### flow/run.sh
#!/bin/bash
# the make line also repeats each setting of config.mk as NAME=value (left out here)
make -C /OpenROAD-flow-scripts/flow DESIGN_CONFIG=/design/flow/config.mk WORK_HOME=/design/flow/orfs CLKGATE_MAP_FILE= finish
### flow/config.mk
export PLATFORM = sky130hd
export DESIGN_NAME = PE
export DESIGN_NICKNAME = PE
export VERILOG_FILES = /design/flow/design.v
export SDC_FILE = /design/flow/constraint.sdc
export NUM_CORES = 4
export LEC_CHECK = 0
export ABC_AREA = 1
export CAP_MARGIN = 20
export CORE_MARGIN = 2
export CORE_UTILIZATION = 63
export SLEW_MARGIN = 20
### flow/constraint.sdc
create_clock -name core_clock -period 12.6 [get_ports {clk}]
set_input_delay 2.5200 -clock core_clock [delete_from_list [all_inputs] [get_ports {clk}]]
set_output_delay 2.5200 -clock core_clock [all_outputs]
set_load 0.01 [all_outputs]
### flow/design.v
module PE (
    input              clk,
    input              CIM_en,
    input              STDW,  
    input              STDR,  
    input        [5:0] STD_A,  
    input        [3:0] weight_in,  
    input      [255:0] act_in,  
    output reg   [3:0] weight_out,  
    output reg  [13:0] PSUM  
);
reg  [255:0] weight;  
integer i;
always @(posedge clk) begin
    for (i = 0; i < 64; i = i+1) begin
        if (STDW && STD_A == i) begin  
            weight[4*i+3 -: 4] <= weight_in;
        end
    end
end
always@(*) begin
    weight_out = 4'b0;
    PSUM = 14'b0;
    if (STDW) begin  
    end
    else if (STDR) begin  
        weight_out = weight[4*STD_A+3 -: 4];
    end
    else begin  
        if (CIM_en) begin
            for (i = 0; i < 64; i = i+1) begin
                PSUM = PSUM + weight[4*i+3 -: 4] * act_in[4*i+3 -: 4];  
            end
        end
    end
end
endmodule
==> results of run 1 <==
## layout make-up
cell class | instances | area, sq um
antenna | 8 | 20.0
clock buffer | 40 | 937
clock inverter | 25 | 305
fill | 6129 | 20800
inverter | 1950 | 7330
multi-input combinational | 3381 | 34300
sequential | 256 | 7690
tap | 1040 | 1300
timing repair buffer | 561 | 4480
## through the flow
stage	instance area, sq um	hold WS (ns)	setup slack [ns]
2_1_floorplan	48900	2.62	-0.345
3_3_place_gp	54900	3.10	-2.01
3_5_place_dp	54900	3.10	-2.05
4_1_cts	56200	2.49	-1.18
5_1_grt	56300	2.52	-1.49
6_report	56300	2.51	-1.27
## timing repair
action                                  4_1_cts  5_1_grt
gates cloned                                  0        0
endpoints found under the setup margin       12       12
pin swaps                                   273       89
setup buffers                                 2        6
resized                                     678      180
## per-layer routing
| layer | track usage, % | vias up |
|---|---|---|
| met3 | 9.20 | 311 |
| met1 | 53.9 | 18300 |
| li1 | - | 16900 |
| met2 | 59.9 | 1681 |
| met4 | 13.1 | 25 |
| met5 | 0.855 | - |
==> results_slide.txt, run 1 <==
Physical Implementation Snapshot

Synthesis
  – Count of different cell masters after synthesis: 21
  – Seq cells post-synth: 256
  – Dominant register cell: edfxtp_1
  – Area share, top type: 41.0%
  – Syn_area_per_cell: 8.67 sq um
  – Most frequent cell after synthesis: inv_1
  – Asr flop ratio synth: 0%
  – Commonest cells in the netlist: inv_1, nand2_1, fa_1, ha_1, edfxtp_1
  – Number of enable flip-flop cells: 256
  – Yosys Instances: 5639
  – Area leader, netlist: fa_1
  – Synth mux share: 0%
  – Area reported by Yosys stat: 48900 sq um
  – XOR Share, Synth: 0.0179%
  – Dominant comb cell: adder cells
  – Post-Syn Area: 48900 sq um
  – Syn nets: 7429
  – FA/HA/MAJ Cells, Area Fraction: 54.3%
  – Yosys simple share: 14.0%
  – Synth Seq Share: 15.7%
  – Mapped Cells: 5639
  – Yosys warns: 1
  – Top post-synthesis cells by area: fa_1, edfxtp_1, inv_1
  – Synth Area in Compound Gates: 0.461%

Run status
  – Outcome: finished with violations
  – Layout violations: negative setup slack

Final timing
  – Fmax: 0.0721 GHz
  – Final TNS setup: -11.32 ns
  – Post-layout min period: 13.87 ns
  – Setup WS post-layout: -1.27 ns
  – Slew @ Worst Pin: 1.19 ns
  – Max Slew Vio Count: 0
  – Unrepaired setup endpoints after global routing: true
  – Tcrit/Tclk final: 110%
  – Final Hold Vio Count: 0
  – # setup viols final: 11
  – Slew margin rel.: 20.4%

Final layout
  – Fin cells: 7261
  – Area grow syn2layout: 15.3%
  – Final net count: 7976
  – Final design utilization: 73.1%

Detailed routing
  – Routed met1 length: 57900 um
  – Drt total wl: 146000 um
  – Routed length per placed instance: 20.0 um
  – Via count: 37300
  – WL met2: 65700 um
  – DRC errors left: 0
  – Max Used Layer: met5
  – Met3 WL: 15900 um
  – Vias per inst: 5.13
  – Drt first-iter violations: 3235
  – Routed Antenna Nets: 0
  – First drt pass iteration count: 6

Min path
  – Hold Crit Start: weight_in[0]
  – Worst Hold Endpoint: weight[28]$_DFFE_PP_
  – Hold depth: 1
  – Worst min path class: in2reg

Placement
  – Gpl congestion: 1.00
  – Port Buffers: 287
  – Inst Count DP: 7181
  – HPWL Detailed: 122000 um

CTS
  – Clk slew on worst S/H paths: 0.06 ns
  – Clk root buf: clkbuf_16
  – Total CTS buffers: 36
  – Clock buffer depth: 3
  – CTS H-Tree Depth: 2
  – CTS tree: yes
  – Clock sinks: 256
  – Post-cts hold-fix buffer tally: 0

Worst setup path
  – Crit-path leading delay family: adder cells
  – Critical Path AT: 11.35 ns
  – Element type at the critical path end: output pin
  – CP Launch Point: act_in[117]
  – Setup CP Type: in2out
  – Slowest-stage cell, CP: fa_1
  – Critical Path Fanout Max: 4
  – Levels on crit path: 30
  – Largest stage delay, worst path: 0.65 ns
  – Crit path top cell by count: fa_1
  – Buf/Inv on CP: 7
  – Worst Setup EP: PSUM[13]
  – Req. time, crit path: 10.08 ns
  – CP Launch Type: input pin

Floorplan
  – Die width: 283 um
  – # IOs: 288
  – Core area: 77100 sq um
  – Fp util: 63.4%
  – Site row count: 102
  – Die height: 283 um
  – Die area: 79800 sq um

Job
  – Tool warnings: 37
  – # Max-Cap Violations: 0

GRT
  – Initial antenna violation count: 20
  – Total Routing Usage GR: 38.6%
  – First-pass GRT wire length: 225000 um
  – Largest net degree at the start of global routing: 85
  – Total gr overflow: 0
  – Vias in the first global route: 39300
==> run 2, diff against run 1 <==
ABC_AREA = not set   (was 1)
CORE_UTILIZATION = 40   (was 63)
clock period = 12.3 ns   (was 12.6 ns; I/O delays follow)
==> run 2 against run 1 <==
Critical path type unchanged. Via count fell by 13%. Synthesized cell count fell by 23%. Still fails the layout checks on negative setup slack. Global-route usage fell by 13 points. Non-clock buffer count rose by 141.
==> results_slide.txt, run 2 <==
Physical Implementation Snapshot

Detailed routing
  – Via count: 32300 (was 37300)
  – First drt pass iteration count: 5 (was 6)
  – Drt total wl: 150000 um (was 146000 um)
  – Vias per inst: 4.86 (was 5.13)
  – Drt first-iter violations: 2173 (was 3235)
  – Routed length per placed instance: 22.5 um (was 20.0 um)
  – DRC errors left: 0 (unchanged)
  – Routed Antenna Nets: 0 (unchanged)

Synthesis
  – Dominant comb cell: adder cells (unchanged)
  – Area reported by Yosys stat: 47300 sq um (was 48900 sq um)
  – Number of enable flip-flop cells: 256 (unchanged)
  – Yosys simple share: 13.6% (was 14.0%)
  – Syn nets: 6142 (was 7429)
  – Area share, top type: 42.4% (was 41.0%)
  – Yosys warns: 1 (unchanged)
  – XOR Share, Synth: 0.111% (was 0.0179%)
  – Yosys Instances: 4352 (was 5639)
  – Dominant register cell: edfxtp_1 (unchanged)
  – Synth Area in Compound Gates: 1.02% (was 0.461%)
  – Synth mux share: 3.00% (was 0%)
  – FA/HA/MAJ Cells, Area Fraction: 56.1% (was 54.3%)
  – Asr flop ratio synth: 0% (unchanged)
  – Area leader, netlist: fa_1 (unchanged)
  – Synth Seq Share: 16.2% (was 15.7%)
  – Most frequent cell after synthesis: inv_1 (unchanged)
  – Top post-synthesis cells by area: fa_1, edfxtp_1, ha_1 (was fa_1, edfxtp_1, inv_1)
  – Commonest cells in the netlist: inv_1, fa_1, and2_1, ha_1, nand2_1 (was inv_1, nand2_1, fa_1, ha_1, edfxtp_1)
  – Seq cells post-synth: 256 (unchanged)
  – Post-Syn Area: 47300 sq um (was 48900 sq um)
  – Syn_area_per_cell: 10.9 sq um (was 8.67 sq um)
  – Mapped Cells: 4352 (was 5639)
  – Count of different cell masters after synthesis: 38 (was 21)

Job
  – Tool warnings: 35 (was 37)
  – # Max-Cap Violations: 0 (unchanged)

Final timing
  – Max Slew Vio Count: 0 (unchanged)
  – Slew @ Worst Pin: 1.07 ns (was 1.19 ns)
  – Setup WS post-layout: -1.87 ns (was -1.27 ns)
  – # setup viols final: 12 (was 11)
  – Tcrit/Tclk final: 115% (was 110%)
  – Fmax: 0.0706 GHz
  – Unrepaired setup endpoints after global routing: true (unchanged)
  – Post-layout min period: 14.17 ns
  – Final Hold Vio Count: 0 (unchanged)
  – Slew margin rel.: 28.8% (was 20.4%)

Worst setup path
  – Critical Path AT: 11.71 ns (was 11.35 ns)
  – Crit-path leading delay family: adder cells (unchanged)
  – CP Launch Point: act_in[12] (was act_in[117])
  – Req. time, crit path: 9.84 ns (was 10.08 ns)
  – Levels on crit path: 27 (was 30)
  – Setup CP Type: in2out (unchanged)
  – Worst Setup EP: PSUM[13] (unchanged)
  – Critical Path Fanout Max: 3 (was 4)
  – Crit path top cell by count: fa_1 (unchanged)
  – Slowest-stage cell, CP: fa_2 (was fa_1)
  – CP Launch Type: input pin (unchanged)
  – Element type at the critical path end: output pin (unchanged)
  – Buf/Inv on CP: 6 (was 7)
  – Largest stage delay, worst path: 0.64 ns (was 0.65 ns)

Min path
  – Worst Hold Endpoint: weight[170]$_DFFE_PP_ (was weight[28]$_DFFE_PP_)
  – Worst min path class: in2reg (unchanged)
  – Hold Crit Start: weight_in[2] (was weight_in[0])
  – Hold depth: 1 (unchanged)

Floorplan
  – # IOs: 288 (unchanged)
  – Die area: 121000 sq um (was 79800 sq um)
  – Die height: 348 um (was 283 um)
  – Fp util: 40.2% (was 63.4%)
  – Site row count: 126 (was 102)
  – Core area: 118000 sq um (was 77100 sq um)
  – Die width: 348 um (was 283 um)

Run status
  – Outcome: finished with violations (unchanged)
  – Layout violations: negative setup slack (unchanged)

CTS
  – Clk slew on worst S/H paths: 0.07 ns (was 0.06 ns)
  – Clock sinks: 256 (unchanged)
  – Total CTS buffers: 37 (was 36)
  – Clock buffer depth: 3 (unchanged)
  – CTS H-Tree Depth: 2 (unchanged)
  – Clk root buf: clkbuf_16 (unchanged)
  – CTS tree: yes (unchanged)

GRT
  – Total gr overflow: 0 (unchanged)
  – Vias in the first global route: 36000 (was 39300)
  – Global-route met2 utilization: 42.5% (was 59.9%)
  – Met1 Use GR: 33.7% (was 53.9%)
  – Total Routing Usage GR: 25.5% (was 38.6%)
  – Initial antenna violation count: 43 (was 20)
  – Global route hottest layer: met2 (unchanged)
  – Largest net degree at the start of global routing: 52 (was 85)
  – Met3 GRT Util: 5.31% (was 9.20%)
  – First-pass GRT wire length: 225000 um (about the same)

Placement
  – Setup Slack @ Placement: -2.61 ns (was -2.05 ns)
  – HPWL Detailed: 130000 um (was 122000 um)
  – Gpl congestion: 0.963 (was 1.00)
  – Port Buffers: 287 (unchanged)

Final layout
  – Final design utilization: 47.9% (was 73.1%)
  – Final net count: 6850 (was 7976)
  – Fill cells: 10900 (was 6129)
  – Area grow syn2layout: 19.1% (was 15.3%)
-- run 2: area by class of cell --
type                            instances  area (sq um)  area share, %
Antenna cell                           16          40.0         0.0710
Clock buffer                           40           937           1.66
Clock inverter                         22           163          0.289
Inverter                             1196          4490           7.97
Multi-Input combinational cell       2867         35500           63.1
Sequential cell                       256          7690           13.6
Tap cell                             1536          1920           3.41
Timing Repair Buffer                  702          5580           9.90
-- run 2: through the flow --
stage	TNS, ns	hold slack (ns)	instance area [sq um]	instances
2_1_floorplan	-5.43	2.56	47400	4352
3_3_place_gp	-25.62	3.02	55000	6550
3_5_place_dp	-25.77	3.02	55000	6551
4_1_cts	-16.82	2.37	56200	6616
5_1_grt	-18.05	2.39	56300	6628
6_report	-16.34	2.37	56400	6635
-- run 2: repair_timing --
action | 4_1_cts | 5_1_grt
setup buffers | 4 | 6
pin swaps | 251 | 169
hold buffers | 0 | 0
gates resized | 617 | 160
setup endpoints to repair | 12 | 12
-- run 2: routing by layer --
metal / vias to the layer above / share of wire (%)
met2: 990 / 48
met1: 16600 / 41
met5: - / 0.18
met4: 38 / 2.9
li1: 14400 / -
met3: 215 / 7.8
==> run 3, diff against run 2 <==
CAP_MARGIN = 30   (was 20)
CORE_UTILIZATION = 72   (was 40)
MAX_ROUTING_LAYER = met4   (was not set)
PLACE_DENSITY = 0.65   (was not set)
TNS_END_PERCENT = 40   (was not set)
clock period = 13.4 ns   (was 12.3 ns; I/O delays follow)
==> run 3 against run 2 <==
Still fails the layout checks on negative setup slack. Non-clock buffer count decreased by 177. Sequential share of layout area increased by 0.57 points. Highest routed layer is now met4.
==> results_slide.txt, run 3 <==
Physical Implementation Snapshot

Detailed routing
  – Via count: 33200 (was 32300)
  – Drt first-iter violations: 2836 (was 2173)
  – First drt pass iteration count: 7 (was 5)
  – DRC errors left: 0 (unchanged)
  – Routed Antenna Nets: 0 (unchanged)
  – Drt total wl: 138000 um (was 150000 um)
  – Vias per inst: 5.77 (was 4.86)
  – Routed length per placed instance: 23.9 um (was 22.5 um)

CTS
  – Total CTS buffers: 29 (was 37)
  – Clk slew on worst S/H paths: 0.06 ns (was 0.07 ns)
  – Clock sinks: 256 (unchanged)
  – CTS H-Tree Depth: 1 (was 2)
  – Clock buffer depth: 3 (unchanged)
  – Clk root buf: clkbuf_16 (unchanged)
  – CTS tree: yes (unchanged)

Final timing
  – Setup WS post-layout: -1.22 ns (was -1.87 ns)
  – Unrepaired setup endpoints after global routing: true (unchanged)
  – Final Hold Vio Count: 0 (unchanged)
  – Slew margin rel.: 29.2% (was 28.8%)
  – Post-layout min period: 14.62 ns
  – Fmax: 0.0684 GHz
  – Final TNS setup: -9.55 ns (was -16.34 ns)
  – Tcrit/Tclk final: 109% (was 115%)
  – Slew @ Worst Pin: 1.06 ns (was 1.07 ns)
  – Worst hold slack: 2.68 ns (was 2.37 ns)
  – Max Slew Vio Count: 0 (unchanged)
  – # setup viols final: 10 (was 12)

Synthesis
  – Commonest cells in the netlist: inv_1, fa_1, and2_1, ha_1, nand2_1 (unchanged)
  – Seq cells post-synth: 256 (unchanged)
  – Top post-synthesis cells by area: fa_1, edfxtp_1, ha_1 (unchanged)
  – Yosys Instances: 4352 (unchanged)
  – Most frequent cell after synthesis: inv_1 (unchanged)
  – Dominant comb cell: adder cells (unchanged)
  – Post-Syn Area: 47300 sq um (unchanged)
  – Synth Area in Compound Gates: 1.02% (unchanged)
  – Area reported by Yosys stat: 47300 sq um (unchanged)
  – Synth mux share: 3.00% (unchanged)
  – Syn_area_per_cell: 10.9 sq um (unchanged)
  – Dominant register cell: edfxtp_1 (unchanged)
  – XOR Share, Synth: 0.111% (unchanged)
  – FA/HA/MAJ Cells, Area Fraction: 56.1% (unchanged)
  – Yosys warns: 1 (unchanged)
  – Count of different cell masters after synthesis: 38 (unchanged)
  – Area leader, netlist: fa_1 (unchanged)
  – Asr flop ratio synth: 0% (unchanged)
  – Yosys simple share: 13.6% (unchanged)
  – Mapped Cells: 4352 (unchanged)
  – Area share, top type: 42.4% (unchanged)
  – Synth Seq Share: 16.2% (unchanged)
  – Number of enable flip-flop cells: 256 (unchanged)
  – Syn nets: 6142 (unchanged)

Worst setup path
  – Largest stage delay, worst path: 0.61 ns (was 0.64 ns)
  – Worst Setup EP: PSUM[13] (unchanged)
  – Req. time, crit path: 10.72 ns (was 9.84 ns)
  – Crit path top cell by count: fa_1 (unchanged)
  – Buf/Inv on CP: 5 (was 6)
  – Critical Path AT: 11.94 ns (was 11.71 ns)
  – CP Launch Point: act_in[18] (was act_in[12])
  – Slowest-stage cell, CP: fa_2 (unchanged)
  – Crit-path leading delay family: adder cells (unchanged)
  – Critical Path Fanout Max: 3 (unchanged)
  – Levels on crit path: 25 (was 27)
  – CP Launch Type: input pin (unchanged)
  – Setup CP Type: in2out (unchanged)
  – Element type at the critical path end: output pin (unchanged)

Job
  – # Max-Cap Violations: 0 (unchanged)
  – Tool warnings: 37 (was 35)

GRT
  – Initial antenna violation count: 11 (was 43)
  – Total Routing Usage GR: 44.3% (was 25.5%)
  – Total gr overflow: 0 (unchanged)
  – Vias in the first global route: 37200 (was 36000)
  – First-pass GRT wire length: 212000 um (was 225000 um)
  – Largest net degree at the start of global routing: 65 (was 52)

Placement
  – Gpl congestion: 1.04 (was 0.963)
  – HPWL Detailed: 116000 um (was 130000 um)
  – Area of placed instances: 52800 sq um (was 55000 sq um)
  – Port Buffers: 287 (unchanged)

Floorplan
  – Die height: 260 um (was 348 um)
  – Core area: 64700 sq um (was 118000 sq um)
  – Site row count: 93 (was 126)
  – # IOs: 288 (unchanged)
  – Fp util: 73.1% (was 40.2%)
  – Die area: 67800 sq um (was 121000 sq um)
  – Die width: 260 um (was 348 um)

Run status
  – Outcome: finished with violations (unchanged)
  – Layout violations: negative setup slack (unchanged)

Final layout
  – Final design utilization: 83.6% (was 47.9%)
  – Reg area: 7690 sq um (unchanged)
  – Area grow syn2layout: 14.3% (was 19.1%)
  – Combinational Area: 35500 sq um (about the same)
  – Post-Layout Inst Area: 54100 sq um (was 56400 sq um)
  – Fill cells: 3707 (was 10900)
  – Final net count: 6665 (was 6850)

Min path
  – Worst Hold Endpoint: weight[172]$_DFFE_PP_ (was weight[170]$_DFFE_PP_)
  – Hold depth: 2 (was 1)
  – Worst min path class: in2reg (unchanged)
  – Hold Crit Start: weight_in[0] (was weight_in[2])
[run 3: per-layer routing]
layer	GRT usage, %	part of all wire (%)	vias to the layer above
li1	-	-	14100
met4	23.2	6.4	0
met3	9.15	10	492
met1	54.6	36	16900
met5	-	0	-
met2	69.8	48	1831
[run 3: layout make-up]
class / instances / share of cell area (%)
diodes: 13 / 0.0601
flip-flops and latches: 256 / 14.2
clock buffers: 34 / 1.38
repair buffers: 525 / 8.09
clock inverters: 19 / 0.442
well taps: 855 / 1.98
inverters: 1196 / 8.30
multi-input cells: 2867 / 65.5
[run 3: per-stage QoR]
step / std cells / setup slack (ns)
6_report: 5765 / -1.22
3_3_place_gp: 5687 / -1.77
3_5_place_dp: 5690 / -1.84
4_1_cts: 5747 / -1.15
2_1_floorplan: 4352 / -0.203
5_1_grt: 5763 / -1.34
[run 3: what timing repair did]
item | in CTS | in global routing
hold buffers | 0 | 0
resized | 505 | 72
pin swaps | 200 | 40
setup buffers | 4 | 2
endpoints found under the setup margin | 12 | 12
==> run 4, diff against run 3 <==
CAP_MARGIN = 20   (was 30)
CORE_UTILIZATION = 70   (was 72)
CTS_CLUSTER_SIZE = 17   (was not set)
MAX_ROUTING_LAYER = not set   (was met4)
PLACE_DENSITY = not set   (was 0.65)
TNS_END_PERCENT = not set   (was 40)
==> run 4 against run 3 <==
Still fails the layout checks on negative setup slack. Critical path depth is 2 higher. Clock-buffer cell count shrank 2. Sequential cell count stayed put. Synthesized area unchanged. Die area up 2.8%. Design area fell by 0.34%.
==> results_slide.txt, run 4 <==
Physical Implementation Snapshot

Synthesis
  – Synth mux share: 3.00% (unchanged)
  – XOR Share, Synth: 0.111% (unchanged)
  – Post-Syn Area: 47300 sq um (unchanged)
  – Synth Area in Compound Gates: 1.02% (unchanged)
  – Most frequent cell after synthesis: inv_1 (unchanged)
  – Seq cells post-synth: 256 (unchanged)
  – Dominant comb cell: adder cells (unchanged)
  – FA/HA/MAJ Cells, Area Fraction: 56.1% (unchanged)
  – Dominant register cell: edfxtp_1 (unchanged)
  – Yosys simple share: 13.6% (unchanged)
  – Mapped Cells: 4352 (unchanged)
  – Syn nets: 6142 (unchanged)
  – Count of different cell masters after synthesis: 38 (unchanged)
  – Area share, top type: 42.4% (unchanged)
  – Area leader, netlist: fa_1 (unchanged)
  – Commonest cells in the netlist: inv_1, fa_1, and2_1, ha_1, nand2_1 (unchanged)
  – Yosys warns: 1 (unchanged)
  – Area reported by Yosys stat: 47300 sq um (unchanged)
  – Top post-synthesis cells by area: fa_1, edfxtp_1, ha_1 (unchanged)
  – Asr flop ratio synth: 0% (unchanged)
  – Syn_area_per_cell: 10.9 sq um (unchanged)
  – Synth Seq Share: 16.2% (unchanged)
  – Number of enable flip-flop cells: 256 (unchanged)
  – Yosys Instances: 4352 (unchanged)

Detailed routing
  – Drt first-iter violations: 2971 (was 2836)
  – Vias per inst: 5.68 (was 5.77)
  – Via count: 32700 (was 33200)
  – Routed Antenna Nets: 0 (unchanged)
  – First drt pass iteration count: 7 (unchanged)
  – Routed length per placed instance: 23.5 um (was 23.9 um)
  – Drt total wl: 135000 um (was 138000 um)
  – DRC errors left: 0 (unchanged)

Worst setup path
  – Levels on crit path: 27 (was 25)
  – Slowest-stage cell, CP: fa_2 (unchanged)
  – Element type at the critical path end: output pin (unchanged)
  – Buf/Inv on CP: 7 (was 5)
  – Worst Setup EP: PSUM[13] (unchanged)
  – Critical Path AT: 11.81 ns (was 11.94 ns)
  – Req. time, crit path: 10.72 ns (about the same)
  – Crit path top cell by count: fa_1 (unchanged)
  – Largest stage delay, worst path: 0.63 ns (was 0.61 ns)
  – CP Launch Point: act_in[174] (was act_in[18])
  – Crit-path leading delay family: adder cells (unchanged)
  – Critical Path Fanout Max: 4 (was 3)
  – Setup CP Type: in2out (unchanged)
  – CP Launch Type: input pin (unchanged)

Final timing
  – Worst hold slack: 2.80 ns (was 2.68 ns)
  – Unrepaired setup endpoints after global routing: true (unchanged)
  – Max Slew Vio Count: 0 (unchanged)
  – Post-layout min period: 14.49 ns (was 14.62 ns)
  – Tcrit/Tclk final: 108% (was 109%)
  – Final TNS setup: -8.18 ns (was -9.55 ns)
  – Slew margin rel.: 21.8% (was 29.2%)
  – Final Hold Vio Count: 0 (unchanged)
  – Setup WS post-layout: -1.09 ns (was -1.22 ns)
  – Slew @ Worst Pin: 1.17 ns (was 1.06 ns)
  – # setup viols final: 10 (unchanged)
  – Fmax: 0.0690 GHz (was 0.0684 GHz)

Run status
  – Outcome: finished with violations (unchanged)
  – Layout violations: negative setup slack (unchanged)

Floorplan
  – Die height: 264 um (was 260 um)
  – Site row count: 95 (was 93)
  – # IOs: 288 (unchanged)
  – Die width: 264 um (was 260 um)
  – Core area: 67000 sq um (was 64700 sq um)
  – Die area: 69700 sq um (was 67800 sq um)
  – Fp util: 70.6% (was 73.1%)

Final layout
  – Fin cells: 5757 (was 5765)
  – Final net count: 6650 (was 6665)
  – Reg area: 7690 sq um (unchanged)
  – Fill cells: 4279 (was 3707)
  – Combinational Area: 35700 sq um (was 35500 sq um)
  – Area grow syn2layout: 13.9% (was 14.3%)

CTS
  – Clk slew on worst S/H paths: 0.05 ns (was 0.06 ns)
  – Post-cts hold-fix buffer tally: 0 (unchanged)
  – Clock buffer depth: 3 (unchanged)
  – CTS tree: yes (unchanged)
  – Total CTS buffers: 28 (was 29)
  – Clk root buf: clkbuf_16 (unchanged)
  – CTS H-Tree Depth: 1 (unchanged)
  – Clock sinks: 256 (unchanged)

GRT
  – Total Routing Usage GR: 40.7% (was 44.3%)
  – Initial antenna violation count: 14 (was 11)
  – Total gr overflow: 0 (unchanged)
  – First-pass GRT wire length: 209000 um (was 212000 um)
  – Largest net degree at the start of global routing: 65 (unchanged)
  – Vias in the first global route: 36400 (was 37200)

Placement
  – Gpl congestion: 1.02 (was 1.04)
  – Port Buffers: 287 (unchanged)
  – Inst Count DP: 5696 (was 5690)
  – HPWL Detailed: 114000 um (was 116000 um)
  – Setup Slack @ Placement: -1.89 ns (was -1.84 ns)

Job
  – Tool warnings: 37 (unchanged)
  – # Max-Cap Violations: 0 (unchanged)

Min path
  – Hold Crit Start: weight_in[3] (was weight_in[0])
  – Worst min path class: in2reg (unchanged)
  – Worst Hold Endpoint: weight[167]$_DFFE_PP_ (was weight[172]$_DFFE_PP_)
  – Hold depth: 2 (unchanged)
[run 4: layer usage]
metal  vias to the layer above  part of all wire, %  global-route usage [%]
li1                      14000                    -                       -
met1                     16600                   37                    53.1
met2                      1619                   48                    66.1
met3                       415                  9.6                    7.84
met4                        14                  6.3                    20.5
met5                         -                0.060                       0
[run 4: layout make-up]
cell class	instances	share of cell area, %
Inverter	1196	8.33
Clock buffer	32	1.37
Clock inverter	18	0.325
Timing Repair Buffer	511	7.52
Antenna cell	4	0.0186
Multi-Input combinational cell	2867	66.2
Sequential cell	256	14.3
Tap cell	873	2.03
[run 4: per-stage QoR]
stage                     area (sq um)  util, %
after floorplan                  47400        -
after global placement           52700     78.6
after detailed placement         52700     78.6
after CTS                        53700     80.1
after global routing             53900     80.4
final                            53900     80.4
[run 4: repair_timing]
action                                 4_1_cts  5_1_grt
pin swaps                                  255      158
endpoints found under the hold margin        0        0
buffers inserted                             5        3
resized                                    606      239
gates cloned                                 0        0
setup endpoints to repair                   12       12
==> run 5, diff against run 4 <==
ABC_AREA = 0   (was not set)
CAP_MARGIN = 15   (was 20)
CELL_PAD_IN_SITES_GLOBAL_PLACEMENT = 2   (was not set)
CORE_ASPECT_RATIO = 1.66   (was not set)
CORE_UTILIZATION = 23   (was 70)
CTS_CLUSTER_SIZE = not set   (was 17)
GPL_TIMING_DRIVEN = 1   (was not set)
PLACE_DENSITY = 0.42   (was not set)
SETUP_SLACK_MARGIN = 0.28   (was not set)
clock period = 10.6 ns   (was 13.4 ns; I/O delays follow)
==> run 5 against run 4 <==
Still fails the layout checks on negative setup slack. Critical path type unchanged. Utilization down 51 points. Synthesized cell count unchanged. Hold slack worse by 0.91 ns. Clock-buffer cell count up 11. First-iteration DRC count down 61%. Sequential share of layout area down 1.4 points. Synthesized area unchanged. Non-clock buffer count up 375. Largest cell class unchanged.
==> results_slide.txt, run 5 <==
Physical Implementation Snapshot

Detailed routing
  – Via count: 31900 (was 32700)
  – Routed length per placed instance: 25.5 um (was 23.5 um)
  – Routed Antenna Nets: 0 (unchanged)
  – DRC errors left: 0 (unchanged)
  – Drt first-iter violations: 1154 (was 2971)
  – First drt pass iteration count: 5 (was 7)
  – Drt total wl: 204000 um (was 135000 um)
  – Vias per inst: 4.00 (was 5.68)

GRT
  – Total Routing Usage GR: 19.9% (was 40.7%)
  – Total gr overflow: 0 (unchanged)
  – First-pass GRT wire length: 288000 um (was 209000 um)
  – Initial antenna violation count: 30 (was 14)
  – Vias in the first global route: 38500 (was 36400)
  – Largest net degree at the start of global routing: 49 (was 65)

Final layout
  – Fill cells: 21700 (was 4279)
  – Final net count: 7035 (was 6650)
  – Reg area: 7690 sq um (unchanged)
  – Post-Layout Inst Area: 59600 sq um (was 53900 sq um)
  – Combinational Area: 35800 sq um (was 35700 sq um)
  – Fin cells: 7983 (was 5757)
  – Area grow syn2layout: 26.1% (was 13.9%)

Worst setup path
  – Critical Path AT: 11.30 ns (was 11.81 ns)
  – Element type at the critical path end: output pin (unchanged)
  – Crit-path leading delay family: adder cells (unchanged)
  – Setup CP Type: in2out (unchanged)
  – Slowest-stage cell, CP: fa_1 (was fa_2)
  – Worst Setup EP: PSUM[13] (unchanged)
  – Levels on crit path: 30 (was 27)
  – Crit path top cell by count: fa_1 (unchanged)
  – Critical Path Fanout Max: 3 (was 4)
  – CP Launch Point: act_in[151] (was act_in[174])
  – Buf/Inv on CP: 9 (was 7)
  – Largest stage delay, worst path: 0.59 ns (was 0.63 ns)
  – Req. time, crit path: 8.48 ns (was 10.72 ns)
  – CP Launch Type: input pin (unchanged)

CTS
  – Post-cts hold-fix buffer tally: 0 (unchanged)
  – Clk slew on worst S/H paths: 0.06 ns (was 0.05 ns)
  – CTS tree: yes (unchanged)
  – Clock sinks: 256 (unchanged)
  – Clk root buf: clkbuf_16 (unchanged)
  – Total CTS buffers: 38 (was 28)
  – Clock buffer depth: 3 (unchanged)
  – CTS H-Tree Depth: 2 (was 1)

Synthesis
  – Syn nets: 6142 (unchanged)
  – Seq cells post-synth: 256 (unchanged)
  – Most frequent cell after synthesis: inv_1 (unchanged)
  – Mapped Cells: 4352 (unchanged)
  – Number of enable flip-flop cells: 256 (unchanged)
  – Asr flop ratio synth: 0% (unchanged)
  – Top post-synthesis cells by area: fa_1, edfxtp_1, ha_1 (unchanged)
  – Dominant register cell: edfxtp_1 (unchanged)
  – Post-Syn Area: 47300 sq um (unchanged)
  – Synth Area in Compound Gates: 1.02% (unchanged)
  – Count of different cell masters after synthesis: 38 (unchanged)
  – Synth Seq Share: 16.2% (unchanged)
  – Yosys warns: 1 (unchanged)
  – Area reported by Yosys stat: 47300 sq um (unchanged)
  – Yosys simple share: 13.6% (unchanged)
  – Syn_area_per_cell: 10.9 sq um (unchanged)
  – Commonest cells in the netlist: inv_1, fa_1, and2_1, ha_1, nand2_1 (unchanged)
  – FA/HA/MAJ Cells, Area Fraction: 56.1% (unchanged)
  – Area leader, netlist: fa_1 (unchanged)
  – Synth mux share: 3.00% (unchanged)
  – Yosys Instances: 4352 (unchanged)
  – XOR Share, Synth: 0.111% (unchanged)
  – Area share, top type: 42.4% (unchanged)
  – Dominant comb cell: adder cells (unchanged)

Final timing
  – Slew @ Worst Pin: 1.07 ns (was 1.17 ns)
  – Post-layout min period: 13.42 ns
  – Final TNS setup: -27.98 ns (was -8.18 ns)
  – # setup viols final: 12 (was 10)
  – Setup WS post-layout: -2.82 ns (was -1.09 ns)
  – Tcrit/Tclk final: 127% (was 108%)
  – Fmax: 0.0745 GHz
  – Final Hold Vio Count: 0 (unchanged)
  – Unrepaired setup endpoints after global routing: true (unchanged)
  – Max Slew Vio Count: 0 (unchanged)
  – Slew margin rel.: 28.5% (was 21.8%)

Min path
  – Hold Crit Start: weight_in[3] (unchanged)
  – Worst min path class: in2reg (unchanged)
  – Hold depth: 1 (was 2)
  – Worst Hold Endpoint: weight[23]$_DFFE_PP_ (was weight[167]$_DFFE_PP_)

Placement
  – Area of placed instances: 57900 sq um (was 52700 sq um)
  – Inst Count DP: 7895 (was 5696)
  – Port Buffers: 287 (unchanged)
  – HPWL Detailed: 183000 um (was 114000 um)
  – Gpl congestion: 0.838 (was 1.02)

Floorplan
  – Core area: 205000 sq um (was 67000 sq um)
  – Die width: 356 um (was 264 um)
  – Site row count: 214 (was 95)
  – Fp util: 23.1% (was 70.6%)
  – Die area: 209000 sq um (was 69700 sq um)
  – # IOs: 288 (unchanged)
  – Die height: 588 um (was 264 um)

Run status
  – Layout violations: negative setup slack (unchanged)
  – Outcome: finished with violations (unchanged)

Job
  – # Max-Cap Violations: 0 (unchanged)
  – Tool warnings: 35 (was 37)
run 5: area by class of cell:
| type | count | share of cell area (%) |
|---|---|---|
| clock inverter | 23 | 0.340 |
| multi-input combinational | 2867 | 60.1 |
| antenna | 12 | 0.0503 |
| clock buffer | 43 | 1.66 |
| timing repair buffer | 886 | 11.8 |
| sequential | 256 | 12.9 |
| tap | 2700 | 5.66 |
| inverter | 1196 | 7.53 |
run 5: what timing repair did:
action,in CTS,in global routing
pin swaps,346,144
resized,846,193
endpoints found under the setup margin,13,13
buffers inserted,7,3
run 5: layer usage:
metal / routed length (um) / track usage, %
met1: 75700 / 21.8
met3: 5470 / 2.17
met2: 119000 / 40.5
met5: 138 / 0
met4: 3290 / 3.27
run 5: stage by stage:
step	utilization, %	worst slack [ns]	hold slack (ns)
5_1_grt	29.1	-3.09	1.88
4_1_cts	29.1	-3.02	1.86
3_3_place_gp	28.3	-3.86	2.56
2_1_floorplan	-	-1.88	2.22
3_5_place_dp	28.3	-3.81	2.57
6_report	29.2	-2.82	1.89
==> run 6, diff against run 5 <==
ABC_AREA = not set   (was 0)
CAP_MARGIN = 20   (was 15)
CELL_PAD_IN_SITES_GLOBAL_PLACEMENT = 1   (was 2)
CORE_ASPECT_RATIO = 1.57   (was 1.66)
CORE_MARGIN = 9   (was 2)
CORE_UTILIZATION = 58   (was 23)
GPL_ROUTABILITY_DRIVEN = 1   (was not set)
GPL_TIMING_DRIVEN = not set   (was 1)
MAX_ROUTING_LAYER = met4   (was not set)
PLACE_DENSITY = 0.76   (was 0.42)
SETUP_SLACK_MARGIN = -2.0   (was 0.28)
SLEW_MARGIN = 0   (was 20)
TNS_END_PERCENT = 15   (was not set)
clock period = 31.1 ns   (was 10.6 ns; I/O delays follow)
==> run 6 against run 5 <==
Now clean on timing, DRC and antenna. Non-clock buffer count shrank 587. Via count shrank 3.1%. Largest cell class unchanged. Synthesized cell count is the same. Design area shrank 12%. Sequential cell count is the same. Global-route usage grew 13 points. Die area shrank 56%. First-iteration DRC count grew 68%. Critical path depth is the same. Critical path type unchanged.
==> results_slide.txt, run 6 <==
Physical Implementation Snapshot

Worst setup path
  – Critical Path AT: 16.49 ns (was 11.30 ns)
  – Levels on crit path: 30 (unchanged)
  – Element type at the critical path end: output pin (unchanged)
  – Crit path top cell by count: fa_1 (unchanged)
  – Critical Path Fanout Max: 4 (was 3)
  – Buf/Inv on CP: 9 (unchanged)
  – Req. time, crit path: 24.88 ns (was 8.48 ns)
  – CP Launch Type: input pin (unchanged)
  – CP Launch Point: act_in[183] (was act_in[151])
  – Worst Setup EP: PSUM[11] (was PSUM[13])
  – Slowest-stage cell, CP: clkdlybuf4s50_1 (was fa_1)
  – Largest stage delay, worst path: 0.63 ns (was 0.59 ns)
  – Crit-path leading delay family: adder cells (unchanged)
  – Setup CP Type: in2out (unchanged)

Synthesis
  – Mapped Cells: 4352 (unchanged)
  – Synth Area in Compound Gates: 1.02% (unchanged)
  – Asr flop ratio synth: 0% (unchanged)
  – Synth Seq Share: 16.2% (unchanged)
  – XOR Share, Synth: 0.111% (unchanged)
  – Dominant comb cell: adder cells (unchanged)
  – Area leader, netlist: fa_1 (unchanged)
  – Yosys warns: 1 (unchanged)
  – Dominant register cell: edfxtp_1 (unchanged)
  – Yosys simple share: 13.6% (unchanged)
  – Seq cells post-synth: 256 (unchanged)
  – Syn nets: 6142 (unchanged)
  – Number of enable flip-flop cells: 256 (unchanged)
  – Syn_area_per_cell: 10.9 sq um (unchanged)
  – Most frequent cell after synthesis: inv_1 (unchanged)
  – Count of different cell masters after synthesis: 38 (unchanged)
  – FA/HA/MAJ Cells, Area Fraction: 56.1% (unchanged)
  – Synth mux share: 3.00% (unchanged)
  – Yosys Instances: 4352 (unchanged)
  – Area share, top type: 42.4% (unchanged)
  – Commonest cells in the netlist: inv_1, fa_1, and2_1, ha_1, nand2_1 (unchanged)
  – Area reported by Yosys stat: 47300 sq um (unchanged)
  – Top post-synthesis cells by area: fa_1, edfxtp_1, ha_1 (unchanged)
  – Post-Syn Area: 47300 sq um (unchanged)

CTS
  – CTS H-Tree Depth: 1 (was 2)
  – Clock sinks: 256 (unchanged)
  – Clk root buf: clkbuf_16 (unchanged)
  – Post_cts resized: 0 (was 846)
  – Clock buffer depth: 3 (unchanged)
  – Post-cts hold-fix buffer tally: 0 (unchanged)
  – Clk slew on worst S/H paths: 0.06 ns (about the same)
  – Total CTS buffers: 29 (was 38)
  – CTS tree: yes (unchanged)
  – Setup Fix Bufs, Post-CTS: 0 (was 7)

Final timing
  – Unrepaired setup endpoints after global routing: false (was true)
  – Fmax: 0.0440 GHz
  – Slew margin rel.: 21.0% (was 28.5%)
  – Slew @ Worst Pin: 1.19 ns (was 1.07 ns)
  – Final TNS setup: 0 ns (was -27.98 ns)
  – # setup viols final: 0 (was 12)
  – Final Hold Vio Count: 0 (unchanged)
  – Max Slew Vio Count: 0 (unchanged)
  – Tcrit/Tclk final: 73.0% (was 127%)
  – Post-layout min period: 22.71 ns

Floorplan
  – Fp util: 58.8% (was 23.1%)
  – # IOs: 288 (unchanged)
  – Site row count: 130 (was 214)
  – Die height: 376 um (was 588 um)
  – Core area: 80500 sq um (was 205000 sq um)
  – Die area: 92500 sq um (was 209000 sq um)
  – Die width: 246 um (was 356 um)

Final layout
  – Fin cells: 5740 (was 7983)
  – Final net count: 6439 (was 7035)
  – Final design utilization: 65.1% (was 29.2%)
  – Post-Layout Inst Area: 52400 sq um (was 59600 sq um)
  – Area grow syn2layout: 10.7% (was 26.1%)

Placement
  – Inst Count DP: 5674 (was 7895)
  – Port Buffers: 287 (unchanged)
  – Area of placed instances: 51400 sq um (was 57900 sq um)
  – HPWL Detailed: 124000 um (was 183000 um)
  – Gpl congestion: 0.974 (was 0.838)

Run status
  – Outcome: no timing/DRC/antenna violations (was finished with violations)

Detailed routing
  – Via count: 30900 (was 31900)
  – Drt total wl: 142000 um (was 204000 um)
  – Routed length per placed instance: 24.8 um (was 25.5 um)
  – Vias per inst: 5.38 (was 4.00)
  – Routed Antenna Nets: 0 (unchanged)
  – Drt first-iter violations: 1939 (was 1154)
  – First drt pass iteration count: 5 (unchanged)
  – DRC errors left: 0 (unchanged)

Job
  – Tool warnings: 33 (was 35)
  – # Max-Cap Violations: 0 (unchanged)

Min path
  – Hold depth: 1 (unchanged)
  – Hold Crit Start: weight_in[0] (was weight_in[3])
  – Worst Hold Endpoint: weight[180]$_DFFE_PP_ (was weight[23]$_DFFE_PP_)
  – Worst min path class: in2reg (unchanged)

GRT
  – First-pass GRT wire length: 215000 um (was 288000 um)
  – Total Routing Usage GR: 32.8% (was 19.9%)
  – Vias in the first global route: 34900 (was 38500)
  – Initial antenna violation count: 18 (was 30)
  – Largest net degree at the start of global routing: 65 (was 49)
  – Total gr overflow: 0 (unchanged)
run 6: routing by layer:
| layer | vias up | global-route usage, % | wire length [um] |
|---|---|---|---|
| met3 | 286 | 3.46 | 7310 |
| met1 | 16000 | 36.7 | 50200 |
| met4 | 0 | 15.8 | 8350 |
| met5 | - | - | 0 |
| met2 | 989 | 57.9 | 76300 |
| li1 | 13600 | - | - |
run 6: stage by stage:
step	hold slack [ns]	setup WS [ns]
3_3_place_gp	6.80	8.37
6_report	6.14	8.39
4_1_cts	6.13	8.33
3_5_place_dp	6.79	8.36
5_1_grt	6.15	8.00
2_1_floorplan	6.32	10.02
run 6: area by class of cell:
class | instances | area [sq um]
clock buffer | 29 | 726
antenna | 18 | 45.0
tap | 1056 | 1320
multi-input combinational | 2867 | 34900
timing repair buffer | 299 | 2940
sequential | 256 | 7690
clock inverter | 19 | 244
inverter | 1196 | 4490
fill | 6673 | 28100
==> run 7, diff against run 6 <==
CELL_PAD_IN_SITES_GLOBAL_PLACEMENT = 0   (was 1)
CORE_ASPECT_RATIO = 0.72   (was 1.57)
CORE_MARGIN = 3   (was 9)
CORE_UTILIZATION = 72   (was 58)
PLACE_DENSITY = not set   (was 0.76)
SETUP_SLACK_MARGIN = not set   (was -2.0)
SLEW_MARGIN = 10   (was 0)
TNS_END_PERCENT = not set   (was 15)
clock period = 13.2 ns   (was 31.1 ns; I/O delays follow)
==> run 7 against run 6 <==
Synthesized area unchanged. Critical path depth down 3. Sequential share of layout area down 0.46 points. Routed wire length down 0.18%. Non-clock buffer count up 207. First-iteration DRC count up 89%. Sequential cell count unchanged. Synthesized cell count unchanged. The layout now fails its checks (negative setup slack). Highest routed layer unchanged.
==> results_slide.txt, run 7 <==
Physical Implementation Snapshot

CTS
  – Clk slew on worst S/H paths: 0.06 ns (about the same)
  – Clock buffer depth: 3 (unchanged)
  – Clk root buf: clkbuf_16 (unchanged)
  – Clock sinks: 256 (unchanged)
  – CTS tree: yes (unchanged)
  – CTS H-Tree Depth: 1 (unchanged)
  – Total CTS buffers: 30 (was 29)

Final timing
  – Final Hold Vio Count: 0 (unchanged)
  – Final TNS setup: -9.64 ns (was 0 ns)
  – Max Slew Vio Count: 0 (unchanged)
  – Setup WS post-layout: -1.23 ns (was 8.39 ns)
  – Fmax: 0.0693 GHz
  – Post-layout min period: 14.43 ns
  – Slew margin rel.: 20.0% (was 21.0%)
  – Slew @ Worst Pin: 1.20 ns (was 1.19 ns)
  – Tcrit/Tclk final: 109% (was 73.0%)
  – # setup viols final: 11 (was 0)
  – Unrepaired setup endpoints after global routing: true (was false)

Worst setup path
  – Buf/Inv on CP: 6 (was 9)
  – Levels on crit path: 27 (was 30)
  – Slowest-stage cell, CP: fa_2 (was clkdlybuf4s50_1)
  – Critical Path AT: 11.79 ns (was 16.49 ns)
  – Element type at the critical path end: output pin (unchanged)
  – Largest stage delay, worst path: 0.65 ns (was 0.63 ns)
  – CP Launch Point: act_in[80] (was act_in[183])
  – CP Launch Type: input pin (unchanged)
  – Critical Path Fanout Max: 3 (was 4)
  – Worst Setup EP: PSUM[13] (was PSUM[11])
  – Req. time, crit path: 10.56 ns (was 24.88 ns)
  – Setup CP Type: in2out (unchanged)
  – Crit-path leading delay family: adder cells (unchanged)

Floorplan
  – Die width: 308 um (was 246 um)
  – Core area: 64800 sq um (was 80500 sq um)
  – Die height: 224 um (was 376 um)
  – Die area: 68900 sq um (was 92500 sq um)
  – Site row count: 79 (was 130)
  – Fp util: 73.0% (was 58.8%)
  – # IOs: 288 (unchanged)

Detailed routing
  – DRC errors left: 0 (unchanged)
  – First drt pass iteration count: 6 (was 5)
  – Drt first-iter violations: 3659 (was 1939)
  – Vias per inst: 5.84 (was 5.38)
  – Routed Antenna Nets: 0 (unchanged)
  – Via count: 33500 (was 30900)
  – Routed length per placed instance: 24.7 um (was 24.8 um)
  – Drt total wl: 142000 um (about the same)

Placement
  – Port Buffers: 287 (unchanged)
  – Setup Slack @ Placement: -1.96 ns (was 8.36 ns)
  – Gpl congestion: 1.07 (was 0.974)
  – HPWL Detailed: 117000 um (was 124000 um)

Synthesis
  – Yosys simple share: 13.6% (unchanged)
  – Most frequent cell after synthesis: inv_1 (unchanged)
  – Syn nets: 6142 (unchanged)
  – Commonest cells in the netlist: inv_1, fa_1, and2_1, ha_1, nand2_1 (unchanged)
  – Count of different cell masters after synthesis: 38 (unchanged)
  – FA/HA/MAJ Cells, Area Fraction: 56.1% (unchanged)
  – Yosys Instances: 4352 (unchanged)
  – Area share, top type: 42.4% (unchanged)
  – Top post-synthesis cells by area: fa_1, edfxtp_1, ha_1 (unchanged)
  – XOR Share, Synth: 0.111% (unchanged)
  – Asr flop ratio synth: 0% (unchanged)
  – Number of enable flip-flop cells: 256 (unchanged)
  – Synth mux share: 3.00% (unchanged)
  – Synth Seq Share: 16.2% (unchanged)
  – Synth Area in Compound Gates: 1.02% (unchanged)
  – Syn_area_per_cell: 10.9 sq um (unchanged)
  – Dominant comb cell: adder cells (unchanged)
  – Seq cells post-synth: 256 (unchanged)
  – Mapped Cells: 4352 (unchanged)
  – Post-Syn Area: 47300 sq um (unchanged)
  – Yosys warns: 1 (unchanged)
  – Area leader, netlist: fa_1 (unchanged)
  – Dominant register cell: edfxtp_1 (unchanged)
  – Area reported by Yosys stat: 47300 sq um (unchanged)

GRT
  – Vias in the first global route: 36400 (was 34900)
  – Initial antenna violation count: 17 (was 18)
  – First-pass GRT wire length: 217000 um (was 215000 um)
  – Total gr overflow: 0 (unchanged)
  – Largest net degree at the start of global routing: 65 (unchanged)
  – Total Routing Usage GR: 44.4% (was 32.8%)

Min path
  – Hold depth: 1 (unchanged)
  – Hold Crit Start: weight_in[1] (was weight_in[0])
  – Worst Hold Endpoint: weight[25]$_DFFE_PP_ (was weight[180]$_DFFE_PP_)
  – Worst min path class: in2reg (unchanged)

Job
  – Tool warnings: 37 (was 33)
  – # Max-Cap Violations: 0 (unchanged)

Final layout
  – Fill cells: 3677 (was 6673)
  – Area grow syn2layout: 14.3% (was 10.7%)
  – Combinational Area: 35600 sq um (was 34900 sq um)
  – Final net count: 6647 (was 6439)
  – Reg area: 7690 sq um (unchanged)

Run status
  – Layout violations: negative setup slack
  – Outcome: finished with violations (was no timing/DRC/antenna violations)
==> run 7: layer usage <==
| metal | global-route usage (%) | vias up | part of all wire, % |
|---|---|---|---|
| met5 | - | - | 0 |
| met4 | 13.6 | 0 | 4.0 |
| met3 | 14.7 | 344 | 15 |
| met2 | 62.8 | 2194 | 44 |
| met1 | 61.8 | 17000 | 38 |
| li1 | - | 14000 | - |
==> run 7: stage by stage <==
step / cells / util [%] / hold WS, ns / cell area, sq um
global route: 5745 / 83.4 / 2.25 / 54100
detailed placement: 5668 / 81.2 / 2.85 / 52700
CTS: 5725 / 82.8 / 2.24 / 53700
floorplan: 4352 / - / 2.74 / 47400
global placement: 5668 / 81.2 / 2.85 / 52700
finish: 5745 / 83.4 / 2.25 / 54100
==> run 7: repair_timing <==
item                       4_1_cts  5_1_grt
hold buffers                     0        0
gates resized                  437      284
setup endpoints to repair       12       12
setup buffers                    2        5
pin swaps                      200      161
==> run 7: cell type report <==
class	count	share of cell area [%]
clock buffers	33	1.45
repair buffers	506	7.73
clock inverters	22	0.403
inverters	1196	8.30
diodes	15	0.0694
flip-flops and latches	256	14.2
well taps	850	1.97
multi-input cells	2867	65.9
==> run 8, diff against run 7 <==
CELL_PAD_IN_SITES_GLOBAL_PLACEMENT = 1   (was 0)
CORE_ASPECT_RATIO = 0.5   (was 0.72)
CORE_MARGIN = 2   (was 3)
CORE_UTILIZATION = 58   (was 72)
CTS_CLUSTER_SIZE = 11   (was not set)
PLACE_DENSITY = 0.66   (was not set)
SLEW_MARGIN = 40   (was 10)
TNS_END_PERCENT = 15   (was not set)
clock period = 31.1 ns   (was 13.2 ns; I/O delays follow)
==> run 8 against run 7 <==
First-iteration DRC count decreased by 33%. Die area increased by 22%. Critical path type unchanged. Final cell count increased by 0.54%. Clock-buffer cell count increased by 5. Non-clock buffer count decreased by 202. Highest routed layer unchanged. Sequential cell count unchanged. Now clean on timing, DRC and antenna. Sequential share of layout area increased by 0.43 points.
==> results_slide.txt, run 8 <==
Physical Implementation Snapshot

Run status
  – Outcome: no timing/DRC/antenna violations (was finished with violations)

Synthesis
  – Synth Seq Share: 16.2% (unchanged)
  – Dominant register cell: edfxtp_1 (unchanged)
  – Syn nets: 6142 (unchanged)
  – Yosys Instances: 4352 (unchanged)
  – Yosys simple share: 13.6% (unchanged)
  – Post-Syn Area: 47300 sq um (unchanged)
  – Yosys warns: 1 (unchanged)
  – Commonest cells in the netlist: inv_1, fa_1, and2_1, ha_1, nand2_1 (unchanged)
  – Asr flop ratio synth: 0% (unchanged)
  – Syn_area_per_cell: 10.9 sq um (unchanged)
  – Area share, top type: 42.4% (unchanged)
  – Synth Area in Compound Gates: 1.02% (unchanged)
  – Count of different cell masters after synthesis: 38 (unchanged)
  – FA/HA/MAJ Cells, Area Fraction: 56.1% (unchanged)
  – Area reported by Yosys stat: 47300 sq um (unchanged)
  – Synth mux share: 3.00% (unchanged)
  – Most frequent cell after synthesis: inv_1 (unchanged)
  – Area leader, netlist: fa_1 (unchanged)
  – Number of enable flip-flop cells: 256 (unchanged)
  – Dominant comb cell: adder cells (unchanged)
  – Mapped Cells: 4352 (unchanged)
  – Seq cells post-synth: 256 (unchanged)
  – XOR Share, Synth: 0.111% (unchanged)
  – Top post-synthesis cells by area: fa_1, edfxtp_1, ha_1 (unchanged)

GRT
  – Total gr overflow: 0 (unchanged)
  – Total Routing Usage GR: 36.4% (was 44.4%)
  – Largest net degree at the start of global routing: 49 (was 65)
  – Vias in the first global route: 34700 (was 36400)
  – Initial antenna violation count: 12 (was 17)
  – First-pass GRT wire length: 214000 um (was 217000 um)

Detailed routing
  – Routed length per placed instance: 24.4 um (was 24.7 um)
  – Via count: 31100 (was 33500)
  – Drt total wl: 141000 um (was 142000 um)
  – DRC errors left: 0 (unchanged)
  – Vias per inst: 5.38 (was 5.84)
  – First drt pass iteration count: 5 (was 6)
  – Routed Antenna Nets: 0 (unchanged)
  – Drt first-iter violations: 2451 (was 3659)

Worst setup path
  – Critical Path Fanout Max: 4 (was 3)
  – Critical Path AT: 16.54 ns (was 11.79 ns)
  – CP Launch Type: input pin (unchanged)
  – Worst Setup EP: PSUM[13] (unchanged)
  – Req. time, crit path: 24.88 ns (was 10.56 ns)
  – Crit path top cell by count: fa_1
  – Levels on crit path: 29 (was 27)
  – Setup CP Type: in2out (unchanged)
  – CP Launch Point: act_in[36] (was act_in[80])
  – Slowest-stage cell, CP: fa_1 (was fa_2)
  – Crit-path leading delay family: adder cells (unchanged)
  – Largest stage delay, worst path: 0.74 ns (was 0.65 ns)
  – Element type at the critical path end: output pin (unchanged)
  – Buf/Inv on CP: 8 (was 6)

Placement
  – Setup Slack @ Placement: 8.46 ns (was -1.96 ns)
  – Port Buffers: 287 (unchanged)
  – HPWL Detailed: 122000 um (was 117000 um)
  – Gpl congestion: 1.03 (was 1.07)

Final layout
  – Area grow syn2layout: 10.9% (was 14.3%)
  – Fill cells: 6427 (was 3677)
  – Combinational Area: 35000 sq um (was 35600 sq um)
  – Reg area: 7690 sq um (unchanged)
  – Final net count: 6446 (was 6647)

Final timing
  – Slew @ Worst Pin: 0.958 ns (was 1.20 ns)
  – Setup WS post-layout: 8.34 ns (was -1.23 ns)
  – Fmax: 0.0439 GHz
  – Final Hold Vio Count: 0 (unchanged)
  – Final TNS setup: 0 ns (was -9.64 ns)
  – Slew margin rel.: 36.0% (was 20.0%)
  – Unrepaired setup endpoints after global routing: false (was true)
  – Max Slew Vio Count: 0 (unchanged)
  – Tcrit/Tclk final: 73.2% (was 109%)
  – Post-layout min period: 22.76 ns
  – # setup viols final: 0 (was 11)

Min path
  – Hold depth: 1 (unchanged)
  – Worst min path class: in2reg (unchanged)
  – Worst Hold Endpoint: weight[203]$_DFFE_PP_ (was weight[25]$_DFFE_PP_)
  – Hold Crit Start: weight_in[3] (was weight_in[1])

CTS
  – CTS tree: yes (unchanged)
  – Setup Fix Bufs, Post-CTS: 0 (was 2)
  – Clk slew on worst S/H paths: 0.07 ns (was 0.06 ns)
  – Post_cts resized: 0 (was 437)
  – Total CTS buffers: 31 (was 30)
  – Clock sinks: 256 (unchanged)
  – Post-cts hold-fix buffer tally: 0 (unchanged)
  – Clock buffer depth: 3 (unchanged)
  – Clk root buf: clkbuf_16 (unchanged)
  – CTS H-Tree Depth: 1 (unchanged)

Floorplan
  – Site row count: 73 (was 79)
  – Die area: 84000 sq um (was 68900 sq um)
  – Die height: 206 um (was 224 um)
  – Core area: 80100 sq um (was 64800 sq um)
  – # IOs: 288 (unchanged)
  – Fp util: 59.1% (was 73.0%)
  – Die width: 408 um (was 308 um)

Job
  – Tool warnings: 34 (was 37)
  – # Max-Cap Violations: 0 (unchanged)
## run 8: per-layer routing
layer	share of wire, %	up-vias	GRT usage (%)	wire [um]
li1	-	13600	-	-
met1	41	16100	47.6	58300
met2	45	1158	54.0	62800
met3	11	220	12.1	15500
met4	3.1	0	11.3	4360
met5	0	-	-	0
## run 8: per-stage QoR
step           instances  util (%)  hold slack, ns  cell area [sq um]
2_1_floorplan       4352         -            6.32              47300
3_3_place_gp        5709      64.2            6.71              51400
3_5_place_dp        5709      64.2            6.72              51500
4_1_cts             5762      65.4            6.03              52400
5_1_grt             5775      65.5            6.06              52500
6_report            5776      65.5            6.06              52500
## run 8: final cells by class
cell class | instances | share of cell area, %
clock buffer | 38 | 1.53
inverter | 1196 | 8.55
sequential | 256 | 14.6
antenna | 13 | 0.0620
timing repair buffer | 304 | 5.70
multi-input combinational | 2867 | 66.6
clock inverter | 15 | 0.293
tap | 1087 | 2.59
==> run 9, diff against run 8 <==
CELL_PAD_IN_SITES_GLOBAL_PLACEMENT = not set   (was 1)
CORE_ASPECT_RATIO = 0.92   (was 0.5)
CORE_UTILIZATION = 72   (was 58)
CTS_CLUSTER_DIAMETER = 88   (was not set)
CTS_CLUSTER_SIZE = 50   (was 11)
GPL_ROUTABILITY_DRIVEN = 0   (was 1)
HOLD_SLACK_MARGIN = -0.09   (was not set)
MAX_ROUTING_LAYER = met5   (was met4)
PLACE_DENSITY = 0.35   (was 0.66)
SETUP_SLACK_MARGIN = 1.3   (was not set)
SLEW_MARGIN = 5   (was 40)
TNS_END_PERCENT = not set   (was 15)
clock period = 9.6 ns   (was 31.1 ns; I/O delays follow)
==> run 9 against run 8 <==
The layout now fails its checks (negative setup slack). Hold slack got worse by 4.2 ns. First-iteration DRC count grew 31%. Synthesized cell count did not move. Via count rose by 12%. Final cell count rose by 4.6%. Non-clock buffer count increased by 493. Die area down 19%. Sequential share of layout area decreased by 0.98 points. Critical path type unchanged. Critical endpoint unchanged.
==> results_slide.txt, run 9 <==
Physical Implementation Snapshot

Run status
  – Outcome: finished with violations (was no timing/DRC/antenna violations)
  – Layout violations: negative setup slack

Worst setup path
  – CP Launch Point: act_in[40] (was act_in[36])
  – Slowest-stage cell, CP: fa_2 (was fa_1)
  – Critical Path Fanout Max: 3 (was 4)
  – Worst Setup EP: PSUM[13] (unchanged)
  – Setup CP Type: in2out (unchanged)
  – Largest stage delay, worst path: 0.66 ns (was 0.74 ns)
  – CP Launch Type: input pin (unchanged)
  – Buf/Inv on CP: 6 (was 8)

Detailed routing
  – Drt first-iter violations: 3203 (was 2451)
  – Via count: 34900 (was 31100)
  – First drt pass iteration count: 8 (was 5)
  – Routed Antenna Nets: 0 (unchanged)
  – Vias per inst: 5.77 (was 5.38)

Final timing
  – Post-layout min period: 13.08 ns
  – Setup WS post-layout: -3.48 ns (was 8.34 ns)
  – Worst hold slack: 1.85 ns (was 6.06 ns)
  – Unrepaired setup endpoints after global routing: true (was false)
  – Tcrit/Tclk final: 136% (was 73.2%)
  – # setup viols final: 12 (was 0)
  – Slew @ Worst Pin: 1.24 ns (was 0.958 ns)
  – Slew margin rel.: 17.4% (was 36.0%)
  – Max Slew Vio Count: 0 (unchanged)

Final layout
  – Final net count: 6927 (was 6446)
  – Area grow syn2layout: 18.9% (was 10.9%)
  – Post-Layout Inst Area: 56200 sq um (was 52500 sq um)

CTS
  – Total CTS buffers: 19 (was 31)
  – Clock sinks: 256 (unchanged)
  – Clk slew on worst S/H paths: 0.10 ns (was 0.07 ns)
  – Clock buffer depth: 3 (unchanged)
  – Clk root buf: clkbuf_16 (unchanged)

Synthesis
  – Synth Area in Compound Gates: 1.02% (unchanged)
  – Seq cells post-synth: 256 (unchanged)
  – XOR Share, Synth: 0.111% (unchanged)
  – Top post-synthesis cells by area: fa_1, edfxtp_1, ha_1 (unchanged)
  – Synth Seq Share: 16.2% (unchanged)
  – Syn nets: 6142 (unchanged)
  – Area leader, netlist: fa_1 (unchanged)
  – Area reported by Yosys stat: 47300 sq um (unchanged)
  – Count of different cell masters after synthesis: 38 (unchanged)
  – Synth mux share: 3.00% (unchanged)
  – Most frequent cell after synthesis: inv_1 (unchanged)
  – Post-Syn Area: 47300 sq um (unchanged)
  – Mapped Cells: 4352 (unchanged)
  – Number of enable flip-flop cells: 256 (unchanged)
  – Asr flop ratio synth: 0% (unchanged)
  – Area share, top type: 42.4% (unchanged)
  – Dominant comb cell: adder cells (unchanged)

Min path
  – Hold depth: 1 (unchanged)
  – Worst Hold Endpoint: weight[171]$_DFFE_PP_ (was weight[203]$_DFFE_PP_)
  – Hold Crit Start: weight_in[3] (unchanged)
  – Worst min path class: in2reg (unchanged)

Placement
  – HPWL Detailed: 121000 um (was 122000 um)
  – Area of placed instances: 54800 sq um (was 51500 sq um)
  – Port Buffers: 287 (unchanged)

Floorplan
  – # IOs: 288 (unchanged)
  – Die area: 67800 sq um (was 84000 sq um)
  – Die height: 250 um (was 206 um)

GRT
  – Total gr overflow: 0 (unchanged)
  – Vias in the first global route: 38700 (was 34700)

Job
  – # Max-Cap Violations: 0 (unchanged)
-- run 9: timing repair --
action                                  CTS  global route
buffers inserted                         10             5
pin swaps                               282           207
resized                                 582           354
gates cloned                              0             0
hold buffers                              0             0
endpoints found under the setup margin   13            13
-- run 9: through the flow --
step	setup slack (ns)	utilization, %	instances
after CTS	-3.50	85.6	6019
final	-3.48	86.1	6043
after global routing	-3.67	86.1	6028
after global placement	-4.11	84.0	5975
after detailed placement	-4.16	84.0	5975
after floorplan	-2.48	-	4352
-- run 9: area by class of cell --
type | instances | area (sq um) | share of cell area, %
diodes | 19 | 47.5 | 0.0845
repair buffers | 797 | 6290 | 11.2
well taps | 874 | 1090 | 1.94
inverters | 1196 | 4490 | 7.98
clock buffers | 19 | 475 | 0.845
multi-input cells | 2867 | 36000 | 63.9
flip-flops and latches | 256 | 7690 | 13.7
clock inverters | 15 | 195 | 0.347
-- run 9: per-layer routing --
layer / GRT usage [%] / routed length, um
met1: 56.0 / 50700
met2: 70.1 / 67300
met4: 24.7 / 10400
met3: 9.83 / 14900
met5: 0 / 115
